File: run.sh
#!/bin/bash
# the make line also repeats each setting of config.mk as NAME=value (left out here)
make -C /OpenROAD-flow-scripts/flow DESIGN_CONFIG=/design/flow/config.mk WORK_HOME=/design/flow/orfs CLKGATE_MAP_FILE= finish
File: constraint.sdc
create_clock -name core_clock -period 3.43 [get_ports {clk}]
set_input_delay 0.6860 -clock core_clock [delete_from_list [all_inputs] [get_ports {clk}]]
set_output_delay 0.6860 -clock core_clock [all_outputs]
set_load 0.01 [all_outputs]
File: design.v
module two(clk, rst_n, in, valid_in, last_in, out, valid_out, last_out, ready);
	input wire clk, rst_n;
	input wire [32-1:0] in;
	input wire valid_in, last_in;
	output reg [32-1:0] out;
	output reg valid_out, last_out;
	output wire ready;
	reg [32-1:0] buff;
parameter [1:0] IDLE = 2'b00, S0 = 2'b01, S1 = 2'b10, S2 = 2'b11;
	reg [1:0] state;
	reg delay_last;
	wire we;
	wire S0_enable;
	wire S1_enable;
	wire S2_enable;
	wire S0toS1;
	wire S1toS2;
	wire S2toS1, S2toIDLE;
always @(posedge clk) begin
	if (!rst_n) begin
		state <= IDLE;
	end else begin
		case (state)
		IDLE : begin
			if (valid_in) begin
				state <= S0;
			end else begin
				state <= IDLE;
			end
		end
		S0 : begin
			if (S0toS1) begin
				state <= S1;
			end else begin
				state <= S0;
			end
		end
		S1 : begin
			if (S1toS2) begin
				state <= S2;
			end else begin
				state <= S1;
			end
		end
		S2 : begin
			if (S2toIDLE) begin
				state <= IDLE;
			end else if (S2toS1) begin
				state <= S1;
			end else begin
				state <= S2;
			end
		end
		endcase
	end
end
always @(posedge clk) begin
	if (!rst_n) begin
		buff <= 0;
		valid_out <= 0;
		last_out <= 0;
	end else begin
		if (S0_enable) begin
			buff <= in;
			valid_out <= 0;
			last_out <= 0;
		end else if (S1_enable) begin
			out <= (in > buff) ? in : buff;
			valid_out <= 1;
			last_out <= 0;
			buff <= (in > buff) ? buff : in;
		end else if (S2_enable) begin
			out <= buff;
			valid_out <= 1;
			last_out <= (S2toIDLE) ? 1 : 0;
			buff <= (we) ? in : buff;
		end else begin
			valid_out <= 0;
			last_out <= 0;
		end
	end
end
always @(posedge clk) begin
	if (!rst_n) begin
		delay_last <= 0;
	end else begin
		if (last_in) begin
			delay_last <= 1;
		end else if (S2toIDLE) begin
			delay_last <= 0;
		end else begin
			delay_last <= 0;
		end
	end
end
assign ready = (state != IDLE) & valid_in;
assign we = ready;
assign S0_enable = (state == S0) & we;
assign S1_enable = (state == S1) & we;
assign S2_enable = (state == S2);
assign S0toS1 = (state == S0) & we;
assign S1toS2 = (state == S1) & we;
assign S2toS1 = (state == S2) & we & !delay_last;
assign S2toIDLE = (state == S2) & delay_last;
endmodule
module four(clk, rst_n, in, valid_in, last_in, out, valid_out, last_out);
	input wire clk, rst_n;
	input wire [32-1:0] in;
	input wire valid_in, last_in;
	output reg [32-1:0] out;
	output reg valid_out, last_out;
	reg [32-1:0] fifo [4-1:0];
	reg [2-1:0] head;
	reg [1-1:0] tail0, tail1;
parameter [2:0] S0 = 3'b001, S1 = 3'b010, S2 = 3'b011, S3 = 3'b100, S4 = 3'b101;
	reg [2:0] state;
	reg delay_last;
	wire we;	 
	wire S0_enable, S1_enable, S2_enable, S3_enable, S4_enable;
	wire S0toS1;
	wire S1toS2, S1toS3;
	wire S2toS3, S2toS4;
	wire S3toS1, S3toS0;
	wire S4toS1, S4toS0;
	wire [32-1:0] mem0, mem1, mem2, mem3;
always @(posedge clk) begin
	if (!rst_n) begin
		state <= S0;
	end else begin
		case (state)
		S0 : begin
			if (S0toS1) begin
				state <= S1;
			end else begin
				state <= S0;
			end
		end
		S1 : begin
			if (S1toS2) begin
				state <= S2;
			end else if (S1toS3) begin
				state <= S3;
			end else begin
				state <= S1;
			end
		end
		S2 : begin
			if (S2toS3) begin
				state <= S3;
			end else if (S2toS4) begin
				state <= S4;
			end else begin
				state <= S2;
			end
		end
		S3 : begin
			if (S3toS1) begin
				state <= S1;
			end else if (S3toS0) begin
				state <= S0;
			end else begin
				state <= S3;
			end
		end
		S4 : begin
			if (S4toS1) begin
				state <= S1;
			end else if (S4toS0) begin
				state <= S0;
			end else begin
				state <= S4;
			end
		end
		endcase
	end
end
always @(posedge clk) begin
	if (!rst_n) begin
		head <= 0;
		tail0 <= 0;
		tail1 <= 0;
		valid_out <= 0;
		last_out <= 0;
	end else begin
		if (S0_enable) begin
			fifo[head] <= in;
			head <= head + 1;
		end
		else if (S1_enable) begin
			fifo[head] <= (in > fifo[tail0]) ? fifo[tail0] : in;
			out <= (in > fifo[tail0]) ? in : fifo[tail0];
			valid_out <= 1;
			last_out <= 0;
			head <= head + 1;
			tail0 <= (in > fifo[tail0]) ? tail0 : tail0 + 1;
			tail1 <= (in > fifo[tail0]) ? tail1 + 1 : tail1;
		end
		else if (S2_enable) begin
			fifo[head] <= in;
			out <= (fifo[tail1+2] > fifo[tail0]) ? fifo[tail1+2] : fifo[tail0];
			valid_out <= 1;
			last_out <= 0;
			head <= (we) ? head + 1 : head;
			tail0 <= (fifo[tail1+2] > fifo[tail0]) ? tail0 : tail0 + 1;
			tail1 <= (fifo[tail1+2] > fifo[tail0]) ? tail1 + 1 : tail1;
		end
		else if (S3_enable) begin
			fifo[head] <= in;
			out <= fifo[tail0];
			valid_out <= 1;
			last_out <= (S3toS0) ? 1 : 0;
			head <= (we && !delay_last) ? head + 1 : head;
			tail0 <= tail0 + 1;
		end
		else if (S4_enable) begin
			fifo[head] <= in;
			out <= fifo[tail1+2];
			valid_out <= 1;
			last_out <= (S4toS0) ? 1 : 0;
			head <= (we && !delay_last) ? head + 1 : head;
			tail1 <= tail1 + 1;
		end
		else begin
			valid_out <= 0;
			last_out <= 0;
		end
	end
end
always @(posedge clk) begin
	if (!rst_n) begin
		delay_last <= 0;
	end else begin
		if (last_in) begin
			delay_last <= 1;
		end else if (S3toS0 || S4toS0) begin
			delay_last <= 0;
		end else begin
			delay_last <= delay_last;
		end
	end
end
assign we = valid_in;
assign S0_enable = we & (state == S0);
assign S1_enable = (state == S1);
assign S2_enable = (state == S2);
assign S3_enable = (state == S3);
assign S4_enable = (state == S4);
assign S0toS1 = (state == S0) & (head == 1);
assign S1toS2 = (state == S1) & !(in > fifo[tail0]);
assign S1toS3 = (state == S1) & (in > fifo[tail0]) & (tail1 == 1);
assign S2toS3 = (state == S2) & (fifo[tail1+2] > fifo[tail0]) & (tail1 == 1);
assign S2toS4 = (state == S2) & !(fifo[tail1+2] > fifo[tail0]) & (tail0 == 1);
assign S3toS1 = (state == S3) & (tail0 == 1) & !delay_last;
assign S3toS0 = (state == S3) & (tail0 == 1) & delay_last;
assign S4toS1 = (state == S4) & (tail1 == 1) & !delay_last;
assign S4toS0 = (state == S4) & (tail1 == 1) & delay_last;
assign mem0 = fifo[0];
assign mem1 = fifo[1];
assign mem2 = fifo[2];
assign mem3 = fifo[3];
endmodule
module eight(clk, rst_n, in, valid_in, last_in, out, valid_out, last_out);
	input wire clk, rst_n;
	input wire [32-1:0] in;
	input wire valid_in, last_in;
	output reg [32-1:0] out;
	output reg valid_out, last_out;
	reg [32-1:0] fifo [8-1:0];
	reg [3-1:0] head;
	reg [2-1:0] tail0, tail1;
parameter [2:0] S0 = 3'b001, S1 = 3'b010, S2 = 3'b011, S3 = 3'b100, S4 = 3'b101;
	reg [2:0] state;
	reg delay_last;
	wire we;	 
	wire S0_enable, S1_enable, S2_enable, S3_enable, S4_enable;
	wire S0toS1;
	wire S1toS2, S1toS3;
	wire S2toS3, S2toS4;
	wire S3toS1, S3toS0;
	wire S4toS1, S4toS0;
	wire [32-1:0] mem0, mem1, mem2, mem3, mem4, mem5, mem6, mem7;
always @(posedge clk) begin
	if (!rst_n) begin
		state <= S0;
	end else begin
		case (state)
		S0 : begin
			if (S0toS1) begin
				state <= S1;
			end else begin
				state <= S0;
			end
		end
		S1 : begin
			if (S1toS2) begin
				state <= S2;
			end else if (S1toS3) begin
				state <= S3;
			end else begin
				state <= S1;
			end
		end
		S2 : begin
			if (S2toS3) begin
				state <= S3;
			end else if (S2toS4) begin
				state <= S4;
			end else begin
				state <= S2;
			end
		end
		S3 : begin
			if (S3toS1) begin
				state <= S1;
			end else if (S3toS0) begin
				state <= S0;
			end else begin
				state <= S3;
			end
		end
		S4 : begin
			if (S4toS1) begin
				state <= S1;
			end else if (S4toS0) begin
				state <= S0;
			end else begin
				state <= S4;
			end
		end
		endcase
	end
end
always @(posedge clk) begin
	if (!rst_n) begin
		head <= 0;
		tail0 <= 0;
		tail1 <= 0;
		valid_out <= 0;
		last_out <= 0;
	end else begin
		if (S0_enable) begin
			fifo[head] <= in;
			head <= head + 1;
		end
		else if (S1_enable) begin
			fifo[head] <= (in > fifo[tail0]) ? fifo[tail0] : in;
			out <= (in > fifo[tail0]) ? in : fifo[tail0];
			valid_out <= 1;
			last_out <= 0;
			head <= head + 1;
			tail0 <= (in > fifo[tail0]) ? tail0 : tail0 + 1;
			tail1 <= (in > fifo[tail0]) ? tail1 + 1 : tail1;
		end
		else if (S2_enable) begin
			fifo[head] <= in;
			out <= (fifo[tail1+4] > fifo[tail0]) ? fifo[tail1+4] : fifo[tail0];
			valid_out <= 1;
			last_out <= 0;
			head <= (we) ? head + 1 : head;
			tail0 <= (fifo[tail1+4] > fifo[tail0]) ? tail0 : tail0 + 1;
			tail1 <= (fifo[tail1+4] > fifo[tail0]) ? tail1 + 1 : tail1;
		end
		else if (S3_enable) begin
			fifo[head] <= in;
			out <= fifo[tail0];
			valid_out <= 1;
			last_out <= (S3toS0) ? 1 : 0;
			head <= (we && !delay_last) ? head + 1 : head;
			tail0 <= tail0 + 1;
		end
		else if (S4_enable) begin
			fifo[head] <= in;
			out <= fifo[tail1+4];
			valid_out <= 1;
			last_out <= (S4toS0) ? 1 : 0;
			head <= (we && !delay_last) ? head + 1 : head;
			tail1 <= tail1 + 1;
		end
		else begin
			valid_out <= 0;
			last_out <= 0;
		end
	end
end
always @(posedge clk) begin
	if (!rst_n) begin
		delay_last <= 0;
	end else begin
		if (last_in) begin
			delay_last <= 1;
		end else if (S3toS0 || S4toS0) begin
			delay_last <= 0;
		end else begin
			delay_last <= delay_last;
		end
	end
end
assign we = valid_in;
assign S0_enable = we & (state == S0);
assign S1_enable = (state == S1);
assign S2_enable = (state == S2);
assign S3_enable = (state == S3);
assign S4_enable = (state == S4);
assign S0toS1 = (state == S0) & (head == 3);
assign S1toS2 = (state == S1) & !(in > fifo[tail0]);
assign S1toS3 = (state == S1) & (in > fifo[tail0]) & (tail1 == 3);
assign S2toS3 = (state == S2) & (fifo[tail1+4] > fifo[tail0]) & (tail1 == 3);
assign S2toS4 = (state == S2) & !(fifo[tail1+4] > fifo[tail0]) & (tail0 == 3);
assign S3toS1 = (state == S3) & (tail0 == 3) & !delay_last;
assign S3toS0 = (state == S3) & (tail0 == 3) & delay_last;
assign S4toS1 = (state == S4) & (tail1 == 3) & !delay_last;
assign S4toS0 = (state == S4) & (tail1 == 3) & delay_last;
assign mem0 = fifo[0];
assign mem1 = fifo[1];
assign mem2 = fifo[2];
assign mem3 = fifo[3];
assign mem4 = fifo[4];
assign mem5 = fifo[5];
assign mem6 = fifo[6];
assign mem7 = fifo[7];
endmodule
module steen(clk, rst_n, in, valid_in, last_in, out, valid_out, last_out);
	input wire clk, rst_n;
	input wire [32-1:0] in;
	input wire valid_in, last_in;
	output reg [32-1:0] out;
	output reg valid_out, last_out;
	reg [32-1:0] fifo [16-1:0];
	reg [4-1:0] head;
	reg [3-1:0] tail0, tail1;
parameter [2:0] S0 = 3'b001, S1 = 3'b010, S2 = 3'b011, S3 = 3'b100, S4 = 3'b101;
	reg [2:0] state;
	reg delay_last;
	wire we;	 
	wire S0_enable, S1_enable, S2_enable, S3_enable, S4_enable;
	wire S0toS1;
	wire S1toS2, S1toS3;
	wire S2toS3, S2toS4;
	wire S3toS1, S3toS0;
	wire S4toS1, S4toS0;
	wire [32-1:0] mem0, mem1, mem2, mem3, mem4, mem5, mem6, mem7;
always @(posedge clk) begin
	if (!rst_n) begin
		state <= S0;
	end else begin
		case (state)
		S0 : begin
			if (S0toS1) begin
				state <= S1;
			end else begin
				state <= S0;
			end
		end
		S1 : begin
			if (S1toS2) begin
				state <= S2;
			end else if (S1toS3) begin
				state <= S3;
			end else begin
				state <= S1;
			end
		end
		S2 : begin
			if (S2toS3) begin
				state <= S3;
			end else if (S2toS4) begin
				state <= S4;
			end else begin
				state <= S2;
			end
		end
		S3 : begin
			if (S3toS1) begin
				state <= S1;
			end else if (S3toS0) begin
				state <= S0;
			end else begin
				state <= S3;
			end
		end
		S4 : begin
			if (S4toS1) begin
				state <= S1;
			end else if (S4toS0) begin
				state <= S0;
			end else begin
				state <= S4;
			end
		end
		endcase
	end
end
always @(posedge clk) begin
	if (!rst_n) begin
		head <= 0;
		tail0 <= 0;
		tail1 <= 0;
		valid_out <= 0;
		last_out <= 0;
	end else begin
		if (S0_enable) begin
			fifo[head] <= in;
			head <= head + 1;
		end
		else if (S1_enable) begin
			fifo[head] <= (in > fifo[tail0]) ? fifo[tail0] : in;
			out <= (in > fifo[tail0]) ? in : fifo[tail0];
			valid_out <= 1;
			last_out <= 0;
			head <= head + 1;
			tail0 <= (in > fifo[tail0]) ? tail0 : tail0 + 1;
			tail1 <= (in > fifo[tail0]) ? tail1 + 1 : tail1;
		end
		else if (S2_enable) begin
			fifo[head] <= in;
			out <= (fifo[tail1+8] > fifo[tail0]) ? fifo[tail1+8] : fifo[tail0];
			valid_out <= 1;
			last_out <= 0;
			head <= (we) ? head + 1 : head;
			tail0 <= (fifo[tail1+8] > fifo[tail0]) ? tail0 : tail0 + 1;
			tail1 <= (fifo[tail1+8] > fifo[tail0]) ? tail1 + 1 : tail1;
		end
		else if (S3_enable) begin
			fifo[head] <= in;
			out <= fifo[tail0];
			valid_out <= 1;
			last_out <= (S3toS0) ? 1 : 0;
			head <= (we && !delay_last) ? head + 1 : head;
			tail0 <= tail0 + 1;
		end
		else if (S4_enable) begin
			fifo[head] <= in;
			out <= fifo[tail1+8];
			valid_out <= 1;
			last_out <= (S4toS0) ? 1 : 0;
			head <= (we && !delay_last) ? head + 1 : head;
			tail1 <= tail1 + 1;
		end
		else begin
			valid_out <= 0;
			last_out <= 0;
		end
	end
end
always @(posedge clk) begin
	if (!rst_n) begin
		delay_last <= 0;
	end else begin
		if (last_in) begin
			delay_last <= 1;
		end else if (S3toS0 || S4toS0) begin
			delay_last <= 0;
		end else begin
			delay_last <= delay_last;
		end
	end
end
assign we = valid_in;
assign S0_enable = we & (state == S0);
assign S1_enable = (state == S1);
assign S2_enable = (state == S2);
assign S3_enable = (state == S3);
assign S4_enable = (state == S4);
assign S0toS1 = (state == S0) & (head == 7);
assign S1toS2 = (state == S1) & !(in > fifo[tail0]);
assign S1toS3 = (state == S1) & (in > fifo[tail0]) & (tail1 == 7);
assign S2toS3 = (state == S2) & (fifo[tail1+8] > fifo[tail0]) & (tail1 == 7);
assign S2toS4 = (state == S2) & !(fifo[tail1+8] > fifo[tail0]) & (tail0 == 7);
assign S3toS1 = (state == S3) & (tail0 == 7) & !delay_last;
assign S3toS0 = (state == S3) & (tail0 == 7) & delay_last;
assign S4toS1 = (state == S4) & (tail1 == 7) & !delay_last;
assign S4toS0 = (state == S4) & (tail1 == 7) & delay_last;
assign mem0 = fifo[0];
assign mem1 = fifo[1];
assign mem2 = fifo[2];
assign mem3 = fifo[3];
assign mem4 = fifo[4];
assign mem5 = fifo[5];
assign mem6 = fifo[6];
assign mem7 = fifo[7];
endmodule
module thtwo(clk, rst_n, in, valid_in, last_in, out, valid_out, last_out);
	input wire clk, rst_n;
	input wire [32-1:0] in;
	input wire valid_in, last_in;
	output reg [32-1:0] out;
	output reg valid_out, last_out;
	reg [32-1:0] fifo [32-1:0];
	reg [5-1:0] head;
	reg [4-1:0] tail0, tail1;
parameter [2:0] S0 = 3'b001, S1 = 3'b010, S2 = 3'b011, S3 = 3'b100, S4 = 3'b101;
	reg [2:0] state;
	reg delay_last;
	wire we;	 
	wire S0_enable, S1_enable, S2_enable, S3_enable, S4_enable;
	wire S0toS1;
	wire S1toS2, S1toS3;
	wire S2toS3, S2toS4;
	wire S3toS1, S3toS0;
	wire S4toS1, S4toS0;
	wire [32-1:0] mem0, mem1, mem2, mem3, mem4, mem5, mem6, mem7;
always @(posedge clk) begin
	if (!rst_n) begin
		state <= S0;
	end else begin
		case (state)
		S0 : begin
			if (S0toS1) begin
				state <= S1;
			end else begin
				state <= S0;
			end
		end
		S1 : begin
			if (S1toS2) begin
				state <= S2;
			end else if (S1toS3) begin
				state <= S3;
			end else begin
				state <= S1;
			end
		end
		S2 : begin
			if (S2toS3) begin
				state <= S3;
			end else if (S2toS4) begin
				state <= S4;
			end else begin
				state <= S2;
			end
		end
		S3 : begin
			if (S3toS1) begin
				state <= S1;
			end else if (S3toS0) begin
				state <= S0;
			end else begin
				state <= S3;
			end
		end
		S4 : begin
			if (S4toS1) begin
				state <= S1;
			end else if (S4toS0) begin
				state <= S0;
			end else begin
				state <= S4;
			end
		end
		endcase
	end
end
always @(posedge clk) begin
	if (!rst_n) begin
		head <= 0;
		tail0 <= 0;
		tail1 <= 0;
		valid_out <= 0;
		last_out <= 0;
	end else begin
		if (S0_enable) begin
			fifo[head] <= in;
			head <= head + 1;
		end
		else if (S1_enable) begin
			fifo[head] <= (in > fifo[tail0]) ? fifo[tail0] : in;
			out <= (in > fifo[tail0]) ? in : fifo[tail0];
			valid_out <= 1;
			last_out <= 0;
			head <= head + 1;
			tail0 <= (in > fifo[tail0]) ? tail0 : tail0 + 1;
			tail1 <= (in > fifo[tail0]) ? tail1 + 1 : tail1;
		end
		else if (S2_enable) begin
			fifo[head] <= in;
			out <= (fifo[tail1+16] > fifo[tail0]) ? fifo[tail1+16] : fifo[tail0];
			valid_out <= 1;
			last_out <= 0;
			head <= (we) ? head + 1 : head;
			tail0 <= (fifo[tail1+16] > fifo[tail0]) ? tail0 : tail0 + 1;
			tail1 <= (fifo[tail1+16] > fifo[tail0]) ? tail1 + 1 : tail1;
		end
		else if (S3_enable) begin
			fifo[head] <= in;
			out <= fifo[tail0];
			valid_out <= 1;
			last_out <= (S3toS0) ? 1 : 0;
			head <= (we && !delay_last) ? head + 1 : head;
			tail0 <= tail0 + 1;
		end
		else if (S4_enable) begin
			fifo[head] <= in;
			out <= fifo[tail1+16];
			valid_out <= 1;
			last_out <= (S4toS0) ? 1 : 0;
			head <= (we && !delay_last) ? head + 1 : head;
			tail1 <= tail1 + 1;
		end
		else begin
			valid_out <= 0;
			last_out <= 0;
		end
	end
end
always @(posedge clk) begin
	if (!rst_n) begin
		delay_last <= 0;
	end else begin
		if (last_in) begin
			delay_last <= 1;
		end else if (S3toS0 || S4toS0) begin
			delay_last <= 0;
		end else begin
			delay_last <= delay_last;
		end
	end
end
assign we = valid_in;
assign S0_enable = we & (state == S0);
assign S1_enable = (state == S1);
assign S2_enable = (state == S2);
assign S3_enable = (state == S3);
assign S4_enable = (state == S4);
assign S0toS1 = (state == S0) & (head == 15);
assign S1toS2 = (state == S1) & !(in > fifo[tail0]);
assign S1toS3 = (state == S1) & (in > fifo[tail0]) & (tail1 == 15);
assign S2toS3 = (state == S2) & (fifo[tail1+16] > fifo[tail0]) & (tail1 == 15);
assign S2toS4 = (state == S2) & !(fifo[tail1+16] > fifo[tail0]) & (tail0 == 15);
assign S3toS1 = (state == S3) & (tail0 == 15) & !delay_last;
assign S3toS0 = (state == S3) & (tail0 == 15) & delay_last;
assign S4toS1 = (state == S4) & (tail1 == 15) & !delay_last;
assign S4toS0 = (state == S4) & (tail1 == 15) & delay_last;
assign mem0 = fifo[0];
assign mem1 = fifo[1];
assign mem2 = fifo[2];
assign mem3 = fifo[3];
assign mem4 = fifo[4];
assign mem5 = fifo[5];
assign mem6 = fifo[6];
assign mem7 = fifo[7];
endmodule
module top(clk, rst_n, in, valid_in, last_in, out, valid_out, last_out, ready);
	input wire clk, rst_n;
	input wire [32-1:0] in;
	input wire valid_in, last_in;
	output wire [32-1:0] out;
	output wire valid_out, last_out;
	output wire ready;
	wire [32-1:0] out0, out1, out2, out3;
	wire valid_out0, valid_out1, valid_out2, valid_out3;
	wire last_out0, last_out1, last_out2, last_out3;
two tw0(.clk(clk), .rst_n(rst_n), .in(in), .valid_in(valid_in), .last_in(last_in), .out(out0), .valid_out(valid_out0), .last_out(last_out0), .ready(ready));
four f0(.clk(clk), .rst_n(rst_n), .in(out0), .valid_in(valid_out0), .last_in(last_out0), .out(out1), .valid_out(valid_out1), .last_out(last_out1));
eight e0(.clk(clk), .rst_n(rst_n), .in(out1), .valid_in(valid_out1), .last_in(last_out1), .out(out2), .valid_out(valid_out2), .last_out(last_out2));
steen s0(.clk(clk), .rst_n(rst_n), .in(out2), .valid_in(valid_out2), .last_in(last_out2), .out(out3), .valid_out(valid_out3), .last_out(last_out3));
thtwo t0(.clk(clk), .rst_n(rst_n), .in(out3), .valid_in(valid_out3), .last_in(last_out3), .out(out), .valid_out(valid_out), .last_out(last_out));
endmodule
File: config.mk
export PLATFORM = sky130hd
export DESIGN_NAME = top
export DESIGN_NICKNAME = top
export VERILOG_FILES = /design/flow/design.v
export SDC_FILE = /design/flow/constraint.sdc
export NUM_CORES = 4
export LEC_CHECK = 0
export CAP_MARGIN = 20
export CORE_MARGIN = 2
export CORE_UTILIZATION = 70
export CTS_CLUSTER_SIZE = 25
export SLEW_MARGIN = 20
==> reports/metrics.yaml, run 1 <==
status: "finished with violations"
violations: "setup timing"
fin_crit_ns: 4.70
cp_slowest_stage_delay_ns: 0.53
cpMostUsedCell: "buf_12"
logic_area_um2: 28900
top_level_ports: 71
power.group.top: "sequential cells"
insertion_delay_ns: 0.83
crit_path_end_kind: "flop"
whs_ns: 0.278
r2r_end: "t0.out[18]"
antenna_left: 0
p_comb_mw: 1.65
synth_nets: 5541
avgSynthCellArea_um2: 18.1
clkTransAtPathRegs_ns: 0.06
grt.total_usage_pct: 40.3
h-tree-depth: 4
enable_flop_cells: 2080
yosysCellCount: 5194
final_cells: 8019
p_per_area_nw_per_um2: 484
ir_drop_mv: 0.499
synth_warnings: 5
port_buffers: 70
fin_crit_sh_pct: 137
synth_area_um2: 93900
clkPwrFrac_pct: 43.8
cts_buffers: 208
crit_arrival_ns: 5.22
common_cells: "2,080 x edfxtp_1, 512 x mux4_2, 311 x ha_1"
ys.flops: 2193
synthAdderAreaFrac_pct: 4.15
intPower_mw: 43.4
routed_wl_um: 281000
dpl_cell_area_um2: 104000
tightest_slew_ns: 1.19
most_common_cell: "edfxtp_1"
slew_headroom_pct: 20.5
regArea_um2: 64800
mux_share_pct: 16.8
synth_cell_type_count: 81
crit_buf_inv: 8
cp_top_family: "multiplexers"
postCtsHoldBufs: 0
rsz0062_at_grt: "yes"
slew_viol_final: 0
async_flop_share_pct: 0
fp.dieH_um: 370
drcViolationCount: 0
p_total_mw: 54.7
drt-initial-drc-count: 9220
num_vias: 58200
fillers: 5726
ys_sh_simple_pct: 3.74
cts_root_buf: "clkbuf_16"
firstDrtPassIters: 8
critPathRequiredTime_ns: 3.95
min_from: "rst_n"
seqPwrFrac_pct: 53.2
cp_cell_sequence: "buf_12, buf_12, buf_12, mux4_2, mux4_2, inv_2, ha_1, a21oi_1, o21ai_2, a221oi_2, buf_4, o22ai_4, buf_4, nor2_4, buf_12, buf_12, mux2i_2, mux2i_1"
p_sw_mw: 11.4
report.final.hold_viol_count: 0
dp_hpwl_um: 157000
warning_count: 43
worstHoldPathType: "in2reg"
crit_end: "t0.out[18]"
placed_cells: 7539
hold_path_depth: 3
ys_area_um2: 93900
avgRoutedWirePerCell_um: 35.0
whs_endpoint: "s0.tail1[0]"
drt-vias-per-instance: 7.26
finalSetupViolCount: 2090
timing.final.ws_setup_ns: -1.27
comb_power_share_pct: 3.0
die_area_um2: 137000
max_freq_ghz: 0.213
core_um2: 133000
dieWidth_um: 370
cp.depth: 18
rows: 134
worstPathMaxFanout: 15
tns_ns: -2042.49
grt_pass1_wl_um: 394000
p_seq_mw: 29.1
cp-start-kind: "flop"
clock_sinks: 2193
crit_type: "reg2reg"
top_area_share_pct: 66.5
grt_max_degree: 101
swShare_pct: 20.8
fp_util_pct: 70.4
area_growth_pct: 20.5
slowest_stage: "mux4_2"
tritoncts: "done"
postLayoutCellArea_um2: 113000
n_antenna_cell: 0
worst_r2r_path_depth: 18
overflow: 0
skew_ns: 0.0335
synthTopLogicFamily: "multiplexers"
p_leak_nw: 38.7
max-clock-path-buffers: 3
yosys_most_used_dff: "edfxtp_1"
yosys-top-cells-area: "edfxtp_1 67%, mux4_2 12%, ha_1 4.1%"
aoi_share_pct: 4.39
yosys.area_share.xor_xnor_pct: 0.0933
ff2ff_setup_slack_ns: -1.27
antenna_found_initial: 1
synth_area_leader_cell: "edfxtp_1"
synth_cells: 5194
pg_clk_mw: 24.0
drv_cap: 0
grt_pass1_vias: 58200
ys_seq_share_pct: 69.0
nNetsFinal: 6420
place.gp.congestion: 0.941
## repair_timing
| item | in CTS | in global routing |
|---|---|---|
| setup buffers | 35 | 39 |
| cloned | 11 | 11 |
| pin swaps | 23 | 33 |
| setup endpoints to repair | 2090 | 2092 |
| resized | 69 | 105 |
## stage by stage
step	util (%)	worst slack (ns)
6_report	84.9	-1.27
5_1_grt	84.9	-1.31
4_1_cts	84.1	-1.19
3_5_place_dp	78.2	-1.40
3_3_place_gp	78.2	-1.24
2_1_floorplan	-	-1.26
## per-layer routing
layer	routed length (um)	GRT usage [%]	vias up
li1	-	-	22900
met1	94900	54.1	29200
met3	33100	8.26	1115
met5	18	0	-
met2	134000	63.7	4955
met4	19100	20.7	2
## layout make-up
| cell class | instances | share of cell area [%] |
|---|---|---|
| timing repair buffer | 916 | 8.52 |
| clock buffer | 267 | 4.94 |
| clock inverter | 121 | 1.25 |
| inverter | 168 | 0.564 |
| multi-input combinational | 2586 | 25.5 |
| sequential | 2193 | 57.2 |
| tap | 1768 | 1.96 |
==> inputs of run 2 (changes only) <==
CORE_UTILIZATION = 68   (was 70)
CTS_CLUSTER_SIZE = 40   (was 25)
MAX_ROUTING_LAYER = met4   (was unset)
clock period = 4.64 ns   (was 3.43 ns; I/O delays follow)
==> run 2 against run 1 <==
  * The layout still fails its checks (setup timing)
  * Sequential share of layout area up 2.1 points
  * Count of clock-buffer cells in the layout down 1
  * Area after synthesis unchanged
  * Via count down 6.8%
  * Highest routed layer is now met4
==> reports/metrics.yaml, run 2 <==
status: "finished with violations"  # unchanged
violations: "setup timing"  # unchanged
ff2ff_setup_slack_ns: -0.06  # was -1.27 ns
area_growth_pct: 16.3  # was 20.5%
p_comb_mw: 1.08  # was 1.65 mW
num_vias: 54200  # was 58,200
fp_util_pct: 68.4  # was 70.4%
top_level_ports: 71  # unchanged
ys_area_um2: 93900  # unchanged
rows: 136  # was 134
report.final.hold_viol_count: 0  # unchanged
yosysCellCount: 5194  # unchanged
place.gp.congestion: 0.885  # was 0.941
async_flop_share_pct: 0  # unchanged
max_freq_ghz: 0.213  # about the same
drcViolationCount: 0  # unchanged
pg_clk_mw: 16.9  # was 24.0 mW
yosys-top-cells-area: "edfxtp_1 67%, mux4_2 12%, ha_1 4.1%"  # unchanged
clkPwrFrac_pct: 42.8  # was 43.8%
p_sw_mw: 8.14  # was 11.4 mW
yosys_most_used_dff: "edfxtp_1"  # unchanged
insertion_delay_ns: 0.85  # was 0.83 ns
synth_cell_type_count: 81  # unchanged
synth_cells: 5194  # unchanged
grt_pass1_wl_um: 356000  # was 394,000 um
dieWidth_um: 376  # was 370 um
slowest_stage: "mux4_2"  # unchanged
final_cells: 7667  # was 8,019
fin_crit_sh_pct: 101  # was 137%
seqPwrFrac_pct: 54.5  # was 53.2%
clock_sinks: 2193  # unchanged
drt-initial-drc-count: 7640  # was 9,220
cp.depth: 19  # was 18
dp_hpwl_um: 142000  # was 157,000 um
logic_area_um2: 29200  # was 28,900 um^2
synth_area_leader_cell: "edfxtp_1"  # unchanged
cp-start-kind: "flop"  # unchanged
avgSynthCellArea_um2: 18.1  # unchanged
hold_path_depth: 2  # was 3
aoi_share_pct: 4.39  # unchanged
ys_sh_simple_pct: 3.74  # unchanged
grt.total_usage_pct: 36.4  # was 40.3%
placed_cells: 7133  # was 7,539
intPower_mw: 31.4  # was 43.4 mW
power.group.top: "sequential cells"  # unchanged
routed_wl_um: 255000  # was 281,000 um
firstDrtPassIters: 6  # was 8
utilization_pct: 79.5  # was 84.9%
dpl_cell_area_um2: 99900  # was 104,000 um^2
synthAdderAreaFrac_pct: 4.15  # unchanged
cp_cell_sequence: "buf_12, buf_4, clkbuf_16, mux4_2, mux4_2, inv_1, ha_1, nand4_1, buf_6, and4bb_2, a211o_1, o22ai_2, o21ai_2, or2_4, buf_6, buf_16, nand2_1, o21ai_4, buf_12"  # was buf_12, buf_12, buf_12, mux4_2, mux4_2, inv_2, ha_1, a21oi_1, o21ai_2, a221oi_2, buf_4, o22ai_4, buf_4, nor2_4, buf_12, buf_12, mux2i_2, mux2i_1
grt_pass1_vias: 52300  # was 58,200
crit_arrival_ns: 5.29  # was 5.22 ns
tns_ns: -11.21  # was -2042.49 ns
regArea_um2: 64800  # about the same
enable_flop_cells: 2080  # unchanged
r2r_end: "t0.fifo[16][25]"  # was t0.out[18]
synth_nets: 5541  # unchanged
common_cells: "2,080 x edfxtp_1, 512 x mux4_2, 311 x ha_1"  # unchanged
avgRoutedWirePerCell_um: 33.2  # was 35.0 um
crit_type: "reg2reg"  # unchanged
nNetsFinal: 6042  # was 6,420
core_um2: 137000  # was 133,000 um^2
synth_warnings: 5  # unchanged
postLayoutCellArea_um2: 109000  # was 113,000 um^2
worstPathMaxFanout: 15  # unchanged
top_area_share_pct: 66.5  # unchanged
fin_crit_ns: 4.70  # about the same
cts_root_buf: "clkbuf_16"  # unchanged
max-clock-path-buffers: 3  # unchanged
antenna_left: 0  # unchanged
ir_drop_mv: 0.347  # was 0.499 mV
grt_max_degree: 102  # was 101
fp.dieH_um: 376  # was 370 um
tightest_slew_ns: 1.16  # was 1.19 ns
swShare_pct: 20.6  # was 20.8%
crit_path_end_kind: "flop"  # unchanged
postCtsHoldBufs: 0  # unchanged
cts_buffers: 209  # was 208
yosys.area_share.xor_xnor_pct: 0.0933  # unchanged
cp_top_family: "buffers and inverters"  # was multiplexers
cp_slowest_stage_delay_ns: 0.50  # was 0.53 ns
p_leak_nw: 36.3  # was 38.7 nW
drt-vias-per-instance: 7.07  # was 7.26
crit_buf_inv: 8  # unchanged
slew_headroom_pct: 22.6  # was 20.5%
worst_r2r_path_depth: 19  # was 18
crit_end: "t0.fifo[16][25]"  # was t0.out[18]
min_from: "tw0.buff[8]"  # was rst_n
comb_power_share_pct: 2.7  # was 3.0%
die_area_um2: 141000  # was 137,000 um^2
whs_endpoint: "tw0.buff[8]"  # was s0.tail1[0]
skew_ns: 0.0358  # was 0.0335 ns
finalSetupViolCount: 487  # was 2,090
synthTopLogicFamily: "multiplexers"  # unchanged
warning_count: 44  # was 43
drv_cap: 0  # unchanged
worstHoldPathType: "reg2reg"  # was in2reg
ys_seq_share_pct: 69.0  # unchanged
port_buffers: 70  # unchanged
fillers: 7031  # was 5,726
tritoncts: "done"  # unchanged
timing.final.ws_setup_ns: -0.0636  # was -1.27 ns
mux_share_pct: 16.8  # unchanged
slew_viol_final: 0  # unchanged
h-tree-depth: 4  # unchanged
ys.flops: 2193  # unchanged
synth_area_um2: 93900  # unchanged
p_seq_mw: 21.5  # was 29.1 mW
clkTransAtPathRegs_ns: 0.06  # about the same
antenna_found_initial: 1  # unchanged
rsz0062_at_grt: "yes"  # unchanged
most_common_cell: "edfxtp_1"  # unchanged
p_per_area_nw_per_um2: 362  # was 484 nW/um^2
overflow: 0  # unchanged
critPathRequiredTime_ns: 5.23  # was 3.95 ns
[run 2: stage by stage]
| stage | power [mW] | setup slack (ns) | hold WS (ns) |
|---|---|---|---|
| 2_1_floorplan | 22.6 | -0.296 | 0.434 |
| 3_3_place_gp | 23.0 | -0.191 | 0.455 |
| 3_5_place_dp | 23.0 | -0.297 | 0.466 |
| 4_1_cts | 39.6 | -0.118 | 0.448 |
| 5_1_grt | 40.5 | -0.124 | 0.488 |
| 6_report | 39.5 | -0.0636 | 0.474 |
[run 2: area by class of cell]
type | count | share of cell area [%]
multi-input cells | 2630 | 26.8
well taps | 1794 | 2.06
repair buffers | 493 | 5.04
flip-flops and latches | 2193 | 59.3
inverters | 168 | 0.585
diodes | 1 | 0.00229
clock inverters | 122 | 1.13
clock buffers | 266 | 5.05
[run 2: repair_timing]
| action | CTS | global route |
|---|---|---|
| buffers inserted | 1 | 84 |
| resized | 37 | 98 |
| hold endpoints to repair | 0 | 0 |
| cloned | 25 | 36 |
| setup endpoints to repair | 1062 | 1629 |
| pin swaps | 19 | 61 |
[run 2: layer usage]
layer / share of wire (%) / global-route usage (%) / vias to the layer above
met2: 46 / 53.9 / 3709
met5: 0 / - / -
met4: 4.6 / 12.5 / 0
met1: 38 / 52.6 / 27700
met3: 11 / 6.05 / 654
li1: - / - / 22200
==> inputs of run 3 (changes only) <==
CAP_MARGIN = 40   (was 20)
CORE_UTILIZATION = 72   (was 68)
CTS_CLUSTER_SIZE = 59   (was 40)
MAX_ROUTING_LAYER = unset   (was met4)
PLACE_DENSITY_LB_ADDON = 0.0   (was unset)
SETUP_SLACK_MARGIN = 1.21   (was unset)
clock period = 4.15 ns   (was 4.64 ns; I/O delays follow)
==> run 3 against run 2 <==
  * Still fails the layout checks on setup timing
  * Worst setup slack got worse by 0.82 ns
  * Hold slack got worse by 0.071 ns
  * Sequential share of layout area shrank 2.3 points
  * Count of clock-buffer cells in the layout down 5
  * Critical path depth is 3 lower
  * First-iteration DRC count is 55% higher
  * Design area rose by 4.0%
  * Combinational power rose by 25%
  * Fmax down 6.6%
  * Die area fell by 5.5%
  * Clock skew rose by 0.010 ns
  * Critical endpoint is now t0.out[24]
  * Largest cell class unchanged
  * Largest power group unchanged
  * Highest routed layer is now met5
==> reports/metrics.yaml, run 3 <==
cts_root_buf: "clkbuf_16"  # unchanged
p_seq_mw: 24.1  # was 21.5 mW
report.final.hold_viol_count: 0  # unchanged
ff2ff_setup_slack_ns: -0.89  # was -0.06 ns
r2r_end: "t0.out[24]"  # was t0.fifo[16][25]
swShare_pct: 22.0  # was 20.6%
p_leak_nw: 38.6  # was 36.3 nW
worstHoldPathType: "in2reg"  # was reg2reg
drcViolationCount: 0  # unchanged
max_freq_ghz: 0.198  # was 0.213 GHz
crit_path_end_kind: "flop"  # unchanged
synth_cell_type_count: 81  # unchanged
whs_endpoint: "s0.tail1[1]"  # was tw0.buff[8]
ys_seq_share_pct: 69.0  # unchanged
antenna_left: 0  # unchanged
core_um2: 129000  # was 137,000 um^2
cp_top_family: "multiplexers"  # was buffers and inverters
most_common_cell: "edfxtp_1"  # unchanged
antenna_found_initial: 12  # was 1
tritoncts: "done"  # unchanged
grt_max_degree: 80  # was 102
crit_buf_inv: 6  # was 8
max-clock-path-buffers: 3  # unchanged
aoi_share_pct: 4.39  # unchanged
insertion_delay_ns: 0.89  # was 0.85 ns
cp_slowest_stage_delay_ns: 0.58  # was 0.50 ns
slew_headroom_pct: 35.9  # was 22.6%
synthTopLogicFamily: "multiplexers"  # unchanged
p_per_area_nw_per_um2: 398  # was 362 nW/um^2
yosys_most_used_dff: "edfxtp_1"  # unchanged
yosys-top-cells-area: "edfxtp_1 67%, mux4_2 12%, ha_1 4.1%"  # unchanged
cts_buffers: 208  # was 209
seqPwrFrac_pct: 53.3  # was 54.5%
hold_path_depth: 3  # was 2
place.gp.congestion: 0.920  # was 0.885
warning_count: 40  # was 44
timing.final.ws_setup_ns: -0.888  # was -0.0636 ns
yosys.area_share.xor_xnor_pct: 0.0933  # unchanged
slew_viol_final: 0  # unchanged
power.group.top: "sequential cells"  # unchanged
avgRoutedWirePerCell_um: 40.4  # was 33.2 um
fin_crit_ns: 5.04  # was 4.70 ns
clkPwrFrac_pct: 43.7  # was 42.8%
ys.flops: 2193  # unchanged
rsz0062_at_grt: "yes"  # unchanged
worstPathMaxFanout: 18  # was 15
die_area_um2: 133000  # was 141,000 um^2
cp-start-kind: "flop"  # unchanged
dp_hpwl_um: 157000  # was 142,000 um
tns_ns: -1026.10  # was -11.21 ns
ys_area_um2: 93900  # unchanged
crit_arrival_ns: 5.61  # was 5.29 ns
nNetsFinal: 6351  # was 6,042
drt-initial-drc-count: 11800  # was 7,640
tightest_slew_ns: 0.962  # was 1.16 ns
fp.dieH_um: 365  # was 376 um
rows: 132  # was 136
avgSynthCellArea_um2: 18.1  # unchanged
fin_crit_sh_pct: 121  # was 101%
drt-vias-per-instance: 7.80  # was 7.07
mux_share_pct: 16.8  # unchanged
synthAdderAreaFrac_pct: 4.15  # unchanged
ir_drop_mv: 0.601  # was 0.347 mV
firstDrtPassIters: 22  # was 6
enable_flop_cells: 2080  # unchanged
top_level_ports: 71  # unchanged
p_sw_mw: 9.94  # was 8.14 mW
cp_cell_sequence: "buf_6, buf_4, mux4_2, mux4_2, inv_4, buf_6, ha_1, nand4_1, a2111oi_2, buf_4, or4_4, o211ai_4, o21ai_4, buf_12, mux2i_1, mux2i_1"  # was buf_12, buf_4, clkbuf_16, mux4_2, mux4_2, inv_1, ha_1, nand4_1, buf_6, and4bb_2, a211o_1, o22ai_2, o21ai_2, or2_4, buf_6, buf_16, nand2_1, o21ai_4, buf_12
port_buffers: 70  # unchanged
status: "finished with violations"  # unchanged
h-tree-depth: 4  # unchanged
min_from: "rst_n"  # was tw0.buff[8]
synth_area_leader_cell: "edfxtp_1"  # unchanged
crit_end: "t0.out[24]"  # was t0.fifo[16][25]
grt.total_usage_pct: 42.4  # was 36.4%
clkTransAtPathRegs_ns: 0.07  # was 0.06 ns
worst_r2r_path_depth: 16  # was 19
async_flop_share_pct: 0  # unchanged
pg_clk_mw: 19.7  # was 16.9 mW
num_vias: 61900  # was 54,200
finalSetupViolCount: 1915  # was 487
comb_power_share_pct: 3.0  # was 2.7%
clock_sinks: 2193  # unchanged
overflow: 0  # unchanged
intPower_mw: 35.2  # was 31.4 mW
skew_ns: 0.0457  # was 0.0358 ns
fp_util_pct: 72.5  # was 68.4%
crit_type: "reg2reg"  # unchanged
grt_pass1_wl_um: 397000  # was 356,000 um
grt_pass1_vias: 57800  # was 52,300
cp.depth: 16  # was 19
synth_area_um2: 93900  # unchanged
yosysCellCount: 5194  # unchanged
violations: "setup timing"  # unchanged
area_growth_pct: 21.0  # was 16.3%
p_comb_mw: 1.35  # was 1.08 mW
critPathRequiredTime_ns: 4.72  # was 5.23 ns
drv_cap: 0  # unchanged
top_area_share_pct: 66.5  # unchanged
fillers: 4743  # was 7,031
synth_cells: 5194  # unchanged
synth_warnings: 5  # unchanged
ys_sh_simple_pct: 3.74  # unchanged
synth_nets: 5541  # unchanged
slowest_stage: "mux4_2"  # unchanged
dp_slack_ns: -0.654  # was -0.297 ns
dieWidth_um: 365  # was 376 um
routed_wl_um: 320000  # was 255,000 um
common_cells: "2,080 x edfxtp_1, 512 x mux4_2, 311 x ha_1"  # unchanged
## run 3: final cells by class
type	instances	area (um^2)	share of cell area, %
Clock inverter	129	1320	1.16
Clock buffer	261	5530	4.87
Antenna cell	7	17.5	0.0154
Timing Repair Buffer	845	9640	8.49
Multi-Input combinational cell	2588	29400	25.9
Inverter	168	651	0.573
Sequential cell	2193	64800	57.0
Tap cell	1742	2180	1.92
## run 3: through the flow
step	cells	power (mW)	hold WS, ns	util (%)	instance area (um^2)
after CTS	7747	44.6	0.378	85.1	110000
final	7933	45.2	0.403	87.7	114000
after global routing	7927	45.8	0.398	87.7	114000
after floorplan	5194	25.3	0.434	-	94600
after global placement	7316	25.7	0.450	79.2	103000
after detailed placement	7318	25.8	0.452	79.2	103000
## run 3: repair_timing
item | in CTS | in global routing
hold buffers | 0 | 0
gates cloned | 9 | 38
gates resized | 66 | 267
buffers inserted | 30 | 140
setup endpoints to repair | 2144 | 2287
pin swaps | 30 | 68
## run 3: per-layer routing
metal  GRT usage [%]  vias up  part of all wire, %
li1                -    22800                    -
met1            54.5    30100                   30
met2            66.3     6938                   45
met3            10.4     2110                   15
met4            26.0        4                   10
met5               0        -                0.011
==> inputs of run 4 (changes only) <==
CELL_PAD_IN_SITES_DETAIL_PLACEMENT = 2   (was unset)
CELL_PAD_IN_SITES_GLOBAL_PLACEMENT = 3   (was unset)
CORE_UTILIZATION = 38   (was 72)
CTS_CLUSTER_SIZE = 21   (was 59)
GPL_ROUTABILITY_DRIVEN = 0   (was unset)
MIN_ROUTING_LAYER = met1   (was unset)
PLACE_DENSITY = 0.95   (was unset)
PLACE_DENSITY_LB_ADDON = unset   (was 0.0)
SETUP_SLACK_MARGIN = 1.2   (was 1.21)
TNS_END_PERCENT = 70   (was unset)
clock period = 8.0 ns   (was 4.15 ns; I/O delays follow)
==> run 4 against run 3 <==
  * The run now finishes clean
  * Hold slack better by 0.071 ns
  * Sequential share of layout area up 3.1 points
  * Fmax decreased by 25%
  * Cell count rose by 12%
  * Non-clock buffer count is 573 lower
  * Global-route usage down 15 points
==> reports/metrics.yaml, run 4 <==
worstHoldPathType: "reg2reg"  # was in2reg
drcViolationCount: 0  # unchanged
p_total_mw: 24.1  # was 45.2 mW
p_comb_uw: 657  # was 1.35 mW
yosys.area_share.xor_xnor_pct: 0.0933  # unchanged
timing.final.ws_setup_ns: 1.33  # was -0.888 ns
crit_path_end_kind: "flop"  # unchanged
top_level_ports: 71  # unchanged
overflow: 0  # unchanged
p_sw_mw: 5.54  # was 9.94 mW
enable_flop_cells: 2080  # unchanged
common_cells: "2,080 x edfxtp_1, 512 x mux4_2, 311 x ha_1"  # unchanged
critPathRequiredTime_ns: 8.64  # was 4.72 ns
top_area_share_pct: 66.5  # unchanged
slew_headroom_pct: 25.2  # was 35.9%
min_from: "tw0.buff[10]"  # was rst_n
h-tree-depth: 4  # unchanged
synth_cells: 5194  # unchanged
pg_clk_mw: 11.0  # was 19.7 mW
antenna_found_initial: 11  # was 12
grt.total_usage_pct: 27.6  # was 42.4%
tightest_slew_ns: 1.12  # was 0.962 ns
cts_buffers: 226  # was 208
status: "no timing/DRC/antenna violations"  # was finished with violations
firstDrtPassIters: 6  # was 22
clkPwrFrac_pct: 45.4  # was 43.7%
avgRoutedWirePerCell_um: 40.8  # was 40.4 um
crit_buf_inv: 5  # was 6
fp.dieH_um: 501  # was 365 um
warning_count: 37  # was 40
drv_cap: 0  # unchanged
most_common_cell: "edfxtp_1"  # unchanged
finalSetupViolCount: 0  # was 1,915
tns_ns: 0  # was -1026.10 ns
drt-initial-drc-count: 7524  # was 11,800
intPower_mw: 18.6  # was 35.2 mW
clkTransAtPathRegs_ns: 0.07  # about the same
core_um2: 246000  # was 129,000 um^2
comb_power_share_pct: 2.7  # was 3.0%
die_area_um2: 251000  # was 133,000 um^2
ys_seq_share_pct: 69.0  # unchanged
cp_slowest_stage_delay_ns: 0.75  # was 0.58 ns
dp_slack_ns: 1.24  # was -0.654 ns
grt_use_met2_pct: 46.0  # was 66.3%
rows: 182  # was 132
crit_type: "reg2reg"  # unchanged
worst_r2r_path_depth: 16  # unchanged
slew_viol_final: 0  # unchanged
max_freq_ghz: 0.150  # was 0.198 GHz
cp_top_family: "AND-OR/OR-AND gates"  # was multiplexers
avgSynthCellArea_um2: 18.1  # unchanged
rsz0062_at_grt: "no"  # was yes
mux_share_pct: 16.8  # unchanged
r2r_end: "t0.fifo[10][30]"  # was t0.out[24]
grtUsageMet1_pct: 33.3  # was 54.5%
busiest_layer: "met2"  # unchanged
synthAdderAreaFrac_pct: 4.15  # unchanged
yosysCellCount: 5194  # unchanged
synth_area_leader_cell: "edfxtp_1"  # unchanged
ir_drop_mv: 0.195  # was 0.601 mV
crit_end: "t0.fifo[10][30]"  # was t0.out[24]
max-clock-path-buffers: 3  # unchanged
ff2ff_setup_slack_ns: 1.33  # was -0.89 ns
ys_area_um2: 93900  # unchanged
grt_max_degree: 77  # was 80
drt-vias-per-instance: 6.50  # was 7.80
area_growth_pct: 14.7  # was 21.0%
crit_arrival_ns: 7.31  # was 5.61 ns
async_flop_share_pct: 0  # unchanged
p_seq_mw: 12.5  # was 24.1 mW
tritoncts: "done"  # unchanged
grt_pass1_wl_um: 489000  # was 397,000 um
aoi_share_pct: 4.39  # unchanged
antenna_left: 0  # unchanged
worstPathMaxFanout: 61  # was 18
ys.flops: 2193  # unchanged
yosys-top-cells-area: "edfxtp_1 67%, mux4_2 12%, ha_1 4.1%"  # unchanged
slowest_stage: "a221oi_1"  # was mux4_2
final_cells: 8852  # was 7,933
dp_hpwl_um: 212000  # was 157,000 um
fin_crit_ns: 6.67  # was 5.04 ns
synth_warnings: 5  # unchanged
skew_ns: 0.121  # was 0.0457 ns
cp.depth: 16  # unchanged
whs_ns: 0.474  # was 0.403 ns
power.group.top: "sequential cells"  # unchanged
fin_crit_sh_pct: 83.4  # was 121%
ys_sh_simple_pct: 3.74  # unchanged
clock_sinks: 2193  # unchanged
synth_area_um2: 93900  # unchanged
p_per_area_nw_per_um2: 224  # was 398 nW/um^2
dieWidth_um: 501  # was 365 um
swShare_pct: 23.0  # was 22.0%
whs_endpoint: "tw0.buff[10]"  # was s0.tail1[1]
seqPwrFrac_pct: 51.8  # was 53.3%
cp_cell_sequence: "buf_16, buf_12, mux4_2, mux4_2, inv_1, ha_1, nand2_1, o21ai_0, a221oi_1, o22ai_1, o21ai_1, or2_4, buf_4, nand2_1, o21ai_1, buf_4"  # was buf_6, buf_4, mux4_2, mux4_2, inv_4, buf_6, ha_1, nand4_1, a2111oi_2, buf_4, or4_4, o211ai_4, o21ai_4, buf_12, mux2i_1, mux2i_1
cp-start-kind: "flop"  # unchanged
report.final.hold_viol_count: 0  # unchanged
routed_wl_um: 361000  # was 320,000 um
synth_cell_type_count: 81  # unchanged
post-cts-setup-buffers: 0  # was 30
hold_path_depth: 2  # was 3
met3_usage_pct: 5.32  # was 10.4%
p_leak_nw: 35.0  # was 38.6 nW
cts_root_buf: "clkbuf_16"  # unchanged
placed_cells: 8409  # was 7,318
synthTopLogicFamily: "multiplexers"  # unchanged
port_buffers: 70  # unchanged
yosys_most_used_dff: "edfxtp_1"  # unchanged
insertion_delay_ns: 0.97  # was 0.89 ns
num_vias: 57500  # was 61,900
grt_pass1_vias: 60800  # was 57,800
fp_util_pct: 38.2  # was 72.5%
nNetsFinal: 5787  # was 6,351
synth_nets: 5541  # unchanged
-- run 4: routing by layer --
metal | wire length, um | share of wire (%)
met1 | 128000 | 35
met5 | 80 | 0.022
met3 | 31600 | 8.8
met4 | 26100 | 7.2
met2 | 175000 | 49
-- run 4: final cells by class --
class | count | area [um^2]
Tap cell | 3220 | 4030
Antenna cell | 3 | 7.51
Fill cell | 22500 | 138000
Inverter | 168 | 631
Clock buffer | 294 | 6070
Timing Repair Buffer | 272 | 3000
Sequential cell | 2193 | 64800
Clock inverter | 123 | 1290
Multi-Input combinational cell | 2579 | 27900
-- run 4: through the flow --
step	area, um^2	util (%)
CTS	107000	43.6
floorplan	93900	-
detailed placement	99800	40.6
global placement	99300	40.4
finish	108000	43.8
global route	108000	43.8
-- run 4: repair_timing --
action	in CTS	in global routing
hold buffers	0	0
endpoints found under the setup margin	90	0
resized	3	0
==> inputs of run 5 (changes only) <==
CELL_PAD_IN_SITES_DETAIL_PLACEMENT = unset   (was 2)
CORE_UTILIZATION = 51   (was 38)
CTS_CLUSTER_SIZE = unset   (was 21)
MIN_ROUTING_LAYER = met2   (was met1)
PLACE_DENSITY = unset   (was 0.95)
SETUP_SLACK_MARGIN = unset   (was 1.2)
==> run 5 against run 4 <==
  * Highest routed layer unchanged
  * Synthesized cell count is the same
  * Critical path type unchanged
  * Critical path depth grew 1
  * Core utilization grew 15 points
  * Total power shrank 1.5%
  * Wire length shrank 29%
==> reports/metrics.yaml, run 5 <==
yosys.area_share.xor_xnor_pct: 0.0933  # unchanged
clkTransAtPathRegs_ns: 0.06  # was 0.07 ns
ys_sh_simple_pct: 3.74  # unchanged
placed_cells: 7669  # was 8,409
top_area_share_pct: 66.5  # unchanged
whs_endpoint: "tw0.buff[28]"  # was tw0.buff[10]
worst_r2r_path_depth: 17  # was 16
r2r_end: "t0.fifo[29][17]"  # was t0.fifo[10][30]
tightest_slew_ns: 0.953  # was 1.12 ns
yosysCellCount: 5194  # unchanged
grt.total_usage_pct: 40.3  # was 27.6%
cp_cell_sequence: "buf_4, mux4_2, mux4_2, inv_1, ha_1, nand4_1, nor4_1, clkdlybuf4s15_2, buf_4, nor2b_1, o31a_1, o21ai_1, or2_2, buf_12, o21ai_1, buf_4, buf_4"  # was buf_16, buf_12, mux4_2, mux4_2, inv_1, ha_1, nand2_1, o21ai_0, a221oi_1, o22ai_1, o21ai_1, or2_4, buf_4, nand2_1, o21ai_1, buf_4
cp_slowest_stage_delay_ns: 0.79  # was 0.75 ns
wl_met3_um: 106000  # was 31,600 um
cts_buffers: 223  # was 226
p_seq_mw: 12.5  # about the same
cp-start-kind: "flop"  # unchanged
routed_wl_um: 257000  # was 361,000 um
drt-vias-per-instance: 8.03  # was 6.50
top_level_ports: 71  # unchanged
insertion_delay_ns: 0.88  # was 0.97 ns
ys.flops: 2193  # unchanged
crit_buf_inv: 7  # was 5
antenna_found_initial: 0  # was 11
avgRoutedWirePerCell_um: 31.7  # was 40.8 um
power.group.top: "sequential cells"  # unchanged
firstDrtPassIters: 47  # was 6
grt_pass1_wl_um: 366000  # was 489,000 um
post-cts-setup-buffers: 0  # unchanged
cp_top_family: "buffers and inverters"  # was AND-OR/OR-AND gates
report.final.hold_viol_count: 0  # unchanged
wl_met1_um: 0  # was 128,000 um
synthTopLogicFamily: "multiplexers"  # unchanged
yosys-top-cells-area: "edfxtp_1 67%, mux4_2 12%, ha_1 4.1%"  # unchanged
drv_cap: 0  # unchanged
ff2ff_setup_slack_ns: 1.52  # was 1.33 ns
drt-initial-drc-count: 11100  # was 7,524
mux_share_pct: 16.8  # unchanged
status: "no timing/DRC/antenna violations"  # unchanged
overflow: 0  # unchanged
fillers: 13700  # was 22,500
p_total_mw: 23.8  # was 24.1 mW
max-clock-path-buffers: 3  # unchanged
synth_nets: 5541  # unchanged
nNetsFinal: 5789  # was 5,787
crit_arrival_ns: 7.18  # was 7.31 ns
port_buffers: 70  # unchanged
fin_crit_sh_pct: 81.0  # was 83.4%
pg_clk_mw: 10.7  # was 11.0 mW
ys_area_um2: 93900  # unchanged
cp.depth: 17  # was 16
async_flop_share_pct: 0  # unchanged
synth_warnings: 5  # unchanged
tns_ns: 0  # unchanged
dieWidth_um: 433  # was 501 um
enable_flop_cells: 2080  # unchanged
comb_power_share_pct: 2.6  # was 2.7%
cts-resized-gates: 0  # was 3
ys_seq_share_pct: 69.0  # unchanged
synth_area_leader_cell: "edfxtp_1"  # unchanged
synth_area_um2: 93900  # unchanged
intPower_mw: 18.8  # was 18.6 mW
p_comb_uw: 609  # was 657 uW
worstHoldPathType: "reg2reg"  # unchanged
tritoncts: "done"  # unchanged
fp.dieH_um: 433  # was 501 um
most_common_cell: "edfxtp_1"  # unchanged
max_freq_ghz: 0.154  # was 0.150 GHz
dp_hpwl_um: 159000  # was 212,000 um
rows: 157  # was 182
slew_viol_final: 0  # unchanged
fp_util_pct: 51.3  # was 38.2%
slowest_stage: "dfxtp_4"  # was a221oi_1
critPathRequiredTime_ns: 8.70  # was 8.64 ns
seqPwrFrac_pct: 52.6  # was 51.8%
common_cells: "2,080 x edfxtp_1, 512 x mux4_2, 311 x ha_1"  # unchanged
crit_path_end_kind: "flop"  # unchanged
maxUsedRoutingLayer: "met5"  # unchanged
fin_crit_ns: 6.48  # was 6.67 ns
grt_pass1_vias: 73700  # was 60,800
wl_met2_um: 131000  # was 175,000 um
whs_ns: 0.471  # was 0.474 ns
antenna_left: 0  # unchanged
postCtsHoldBufs: 0  # unchanged
synth_cells: 5194  # unchanged
h-tree-depth: 4  # unchanged
hold_path_depth: 2  # unchanged
swShare_pct: 21.1  # was 23.0%
aoi_share_pct: 4.39  # unchanged
yosys_most_used_dff: "edfxtp_1"  # unchanged
cpMostUsedCell: "buf_4"
crit_type: "reg2reg"  # unchanged
p_leak_nw: 35.0  # about the same
core_um2: 183000  # was 246,000 um^2
rsz0062_at_grt: "no"  # unchanged
final_cells: 8114  # was 8,852
synth_cell_type_count: 81  # unchanged
p_sw_mw: 5.01  # was 5.54 mW
grt_max_degree: 78  # was 77
slew_headroom_pct: 35.9  # was 25.2%
synthAdderAreaFrac_pct: 4.15  # unchanged
warning_count: 38  # was 37
skew_ns: 0.0316  # was 0.121 ns
utilization_pct: 58.4  # was 43.8%
cts_root_buf: "clkbuf_16"  # unchanged
min_from: "tw0.buff[28]"  # was tw0.buff[10]
p_per_area_nw_per_um2: 222  # was 224 nW/um^2
finalSetupViolCount: 0  # unchanged
clkPwrFrac_pct: 44.9  # was 45.4%
area_growth_pct: 13.9  # was 14.7%
die_area_um2: 187000  # was 251,000 um^2
avgSynthCellArea_um2: 18.1  # unchanged
ir_drop_mv: 0.202  # was 0.195 mV
clock_sinks: 2193  # unchanged
num_vias: 65100  # was 57,500
drcViolationCount: 0  # unchanged
worstPathMaxFanout: 30  # was 61
crit_end: "t0.fifo[29][17]"  # was t0.fifo[10][30]
-- run 5: layout make-up --
class | count | area, um^2 | share of cell area, %
well taps | 2464 | 3080 | 2.88
inverters | 168 | 631 | 0.590
clock buffers | 280 | 6000 | 5.62
clock inverters | 133 | 1380 | 1.29
flip-flops and latches | 2193 | 64800 | 60.6
diodes | 20 | 50.0 | 0.0468
multi-input cells | 2579 | 27900 | 26.1
repair buffers | 277 | 3060 | 2.86
-- run 5: routing by layer --
metal  track usage [%]  vias up
li1                  -    21500
met1                 -    22200
met2              48.8    19700
met3              52.8     1635
met4              7.08       53
met5              11.9        -
-- run 5: stage by stage --
| stage | area, um^2 | worst slack (ns) |
|---|---|---|
| after global routing | 107000 | 1.29 |
| final | 107000 | 1.52 |
| after floorplan | 93900 | 2.16 |
| after detailed placement | 99200 | 1.68 |
| after global placement | 98300 | 1.44 |
| after CTS | 107000 | 1.65 |
==> inputs of run 6 (changes only) <==
ABC_AREA = 1   (was unset)
CAP_MARGIN = 20   (was 40)
CELL_PAD_IN_SITES_GLOBAL_PLACEMENT = unset   (was 3)
CORE_ASPECT_RATIO = 0.91   (was unset)
CORE_UTILIZATION = 72   (was 51)
CTS_CLUSTER_SIZE = 25   (was unset)
GPL_ROUTABILITY_DRIVEN = unset   (was 0)
MIN_ROUTING_LAYER = unset   (was met2)
PLACE_DENSITY_LB_ADDON = 0.02   (was unset)
SETUP_SLACK_MARGIN = 1.0   (was unset)
TNS_END_PERCENT = unset   (was 70)
clock period = 3.43 ns   (was 8.0 ns; I/O delays follow)
==> run 6 against run 5 <==
  * Cell count grew 39%
  * Die area shrank 27%
  * Via count grew 22%
  * Fmax grew 44%
  * Count of clock-buffer cells in the layout shrank 25
  * Core utilization grew 29 points
  * Area after synthesis grew 2.7%
  * Wire length grew 28%
  * Now fails the layout checks on setup timing
  * Largest cell class unchanged
  * First-iteration DRC count grew 43%
==> reports/metrics.yaml, run 6 <==
whs_ns: 0.270  # was 0.471 ns
intPower_mw: 41.7  # was 18.8 mW
routed_wl_um: 330000  # was 257,000 um
grtUsageMet1_pct: 59.3  # was 0%
busiest_layer: "met2"  # was met3
pg_clk_mw: 22.7  # was 10.7 mW
async_flop_share_pct: 0  # unchanged
crit_buf_inv: 9  # was 7
avgRoutedWirePerCell_um: 29.2  # was 31.7 um
cp-start-kind: "flop"  # unchanged
met3_usage_pct: 13.5  # was 52.8%
tightest_slew_ns: 0.732  # was 0.953 ns
yosysCellCount: 8550  # was 5,194
slew_headroom_pct: 50.8  # was 35.9%
worstHoldPathType: "in2reg"  # was reg2reg
firstDrtPassIters: 14  # was 47
fillers: 5908  # was 13,700
comb_power_share_pct: 1.2  # was 2.6%
ff2ff_setup_slack_ns: -1.08  # was 1.52 ns
status: "finished with violations"  # was no timing/DRC/antenna violations
grt_pass1_vias: 75600  # was 73,700
seqPwrFrac_pct: 55.4  # was 52.6%
avgSynthCellArea_um2: 11.3  # was 18.1 um^2
r2r_end: "s0.fifo[11][12]"  # was t0.fifo[29][17]
crit_type: "reg2reg"  # unchanged
nNetsFinal: 9695  # was 5,789
rows: 128  # was 157
crit_arrival_ns: 5.23  # was 7.18 ns
clock_sinks: 2193  # unchanged
cp_cell_sequence: "buf_12, buf_16, buf_4, o21ai_0, o32ai_2, nand2_1, o21ai_1, inv_1, ha_1, a21oi_1, o21ai_2, nand2_1, a21oi_1, nor2_1, nand2_4, nand3_4, nor3_4, buf_6, buf_12, buf_6, o21ai_4, buf_6, buf_12"  # was buf_4, mux4_2, mux4_2, inv_1, ha_1, nand4_1, nor4_1, clkdlybuf4s15_2, buf_4, nor2b_1, o31a_1, o21ai_1, or2_2, buf_12, o21ai_1, buf_4, buf_4
rsz0062_at_grt: "yes"  # was no
cp.depth: 23  # was 17
p_sw_mw: 10.6  # was 5.01 mW
critPathRequiredTime_ns: 4.15  # was 8.70 ns
core_um2: 133000  # was 183,000 um^2
synth_warnings: 5  # unchanged
num_vias: 79400  # was 65,100
grt_pass1_wl_um: 462000  # was 366,000 um
dieWidth_um: 388  # was 433 um
fp_util_pct: 72.3  # was 51.3%
worst_r2r_path_depth: 23  # was 17
synth_area_um2: 96400  # was 93,900 um^2
synth_nets: 8897  # was 5,541
synthTopLogicFamily: "simple AND/OR/NAND/NOR gates"  # was multiplexers
p_comb_uw: 639  # was 609 uW
antenna_left: 0  # unchanged
aoi_share_pct: 11.6  # was 4.39%
synth_cell_type_count: 56  # was 81
fp.dieH_um: 353  # was 433 um
warning_count: 39  # was 38
synthAdderAreaFrac_pct: 4.04  # was 4.15%
clkTransAtPathRegs_ns: 0.07  # was 0.06 ns
finalSetupViolCount: 1941  # was 0
grt_max_degree: 65  # was 78
p_per_area_nw_per_um2: 449  # was 222 nW/um^2
overflow: 0  # unchanged
timing.final.ws_setup_ns: -1.08  # was 1.52 ns
max_freq_ghz: 0.222  # was 0.154 GHz
skew_ns: 0.0434  # was 0.0316 ns
swShare_pct: 20.2  # was 21.1%
most_common_cell: "edfxtp_1"  # unchanged
common_cells: "2,080 x edfxtp_1, 1,443 x nand2_1, 1,134 x nor2_1"  # was 2,080 x edfxtp_1, 512 x mux4_2, 311 x ha_1
h-tree-depth: 4  # unchanged
top_level_ports: 71  # unchanged
place.gp.congestion: 1.04
fin_crit_sh_pct: 131  # was 81.0%
mux_share_pct: 0.0104  # was 16.8%
synth_area_leader_cell: "edfxtp_1"  # unchanged
clkPwrFrac_pct: 43.4  # was 44.9%
drcViolationCount: 0  # unchanged
whs_endpoint: "t0.valid_out"  # was tw0.buff[28]
insertion_delay_ns: 0.88  # about the same
synth_cells: 8550  # was 5,194
tritoncts: "done"  # unchanged
max-clock-path-buffers: 3  # unchanged
ys_area_um2: 96400  # was 93,900 um^2
worstPathMaxFanout: 8  # was 30
tns_ns: -1452.61  # was 0 ns
dp_hpwl_um: 190000  # was 159,000 um
top_area_share_pct: 64.8  # was 66.5%
cts_root_buf: "clkbuf_16"  # unchanged
dpl_cell_area_um2: 107000  # was 99,200 um^2
enable_flop_cells: 2080  # unchanged
port_buffers: 70  # unchanged
slowest_stage: "o21ai_0"  # was dfxtp_4
ys.flops: 2193  # unchanged
yosys_most_used_dff: "edfxtp_1"  # unchanged
violations: "setup timing"
report.final.hold_viol_count: 0  # unchanged
hold_path_depth: 3  # was 2
ys_sh_simple_pct: 13.1  # was 3.74%
slew_viol_final: 0  # unchanged
p_leak_nw: 43.6  # was 35.0 nW
crit_end: "s0.fifo[11][12]"  # was t0.fifo[29][17]
ys_seq_share_pct: 67.1  # was 69.0%
antenna_found_initial: 18  # was 0
power.group.top: "sequential cells"  # unchanged
cp_slowest_stage_delay_ns: 0.53  # was 0.79 ns
p_seq_mw: 29.0  # was 12.5 mW
die_area_um2: 137000  # was 187,000 um^2
yosys-top-cells-area: "edfxtp_1 65%, nand2_1 5.6%, o21ai_0 5.1%"  # was edfxtp_1 67%, mux4_2 12%, ha_1 4.1%
cp_top_family: "AND-OR/OR-AND gates"  # was buffers and inverters
utilization_pct: 87.3  # was 58.4%
drv_cap: 0  # unchanged
ir_drop_mv: 0.477  # was 0.202 mV
grt_use_met2_pct: 67.6  # was 48.8%
yosys.area_share.xor_xnor_pct: 0.0363  # was 0.0933%
grt.total_usage_pct: 45.5  # was 40.3%
fin_crit_ns: 4.51  # was 6.48 ns
postLayoutCellArea_um2: 116000  # was 107,000 um^2
min_from: "rst_n"  # was tw0.buff[28]
area_growth_pct: 20.8  # was 13.9%
drt-vias-per-instance: 7.04  # was 8.03
postCtsHoldBufs: 0  # unchanged
crit_path_end_kind: "flop"  # unchanged
cts_buffers: 201  # was 223
drt-initial-drc-count: 15900  # was 11,100
run 6: timing repair:
item | CTS | global route
pin swaps | 42 | 48
cloned | 26 | 20
resized | 169 | 134
endpoints found under the setup margin | 3135 | 3866
buffers inserted | 54 | 16
run 6: layout make-up:
type | instances | area, um^2 | area share [%]
flip-flops and latches | 2193 | 64800 | 55.6
multi-input cells | 5371 | 30100 | 25.9
inverters | 532 | 2040 | 1.75
repair inverters | 1 | 6.26 | 0.00537
diodes | 10 | 25.0 | 0.0215
clock buffers | 255 | 5360 | 4.60
well taps | 1755 | 2200 | 1.89
clock inverters | 115 | 1180 | 1.02
repair buffers | 1048 | 10800 | 9.25
run 6: per-layer routing:
| metal | vias up | routed length (um) |
|---|---|---|
| met1 | 37000 | 104000 |
| met4 | 10 | 27700 |
| met3 | 2126 | 56200 |
| met5 | - | 71 |
| li1 | 32400 | - |
| met2 | 7910 | 142000 |
run 6: stage by stage:
stage	setup WS [ns]	power [mW]	instances
2_1_floorplan	-0.0251	29.9	8550
3_3_place_gp	-0.690	30.1	10800
3_5_place_dp	-0.785	30.2	10800
4_1_cts	-0.676	52.0	11200
5_1_grt	-1.04	53.2	11300
6_report	-1.08	52.3	11300
Power and IR drop assume default switching activity.
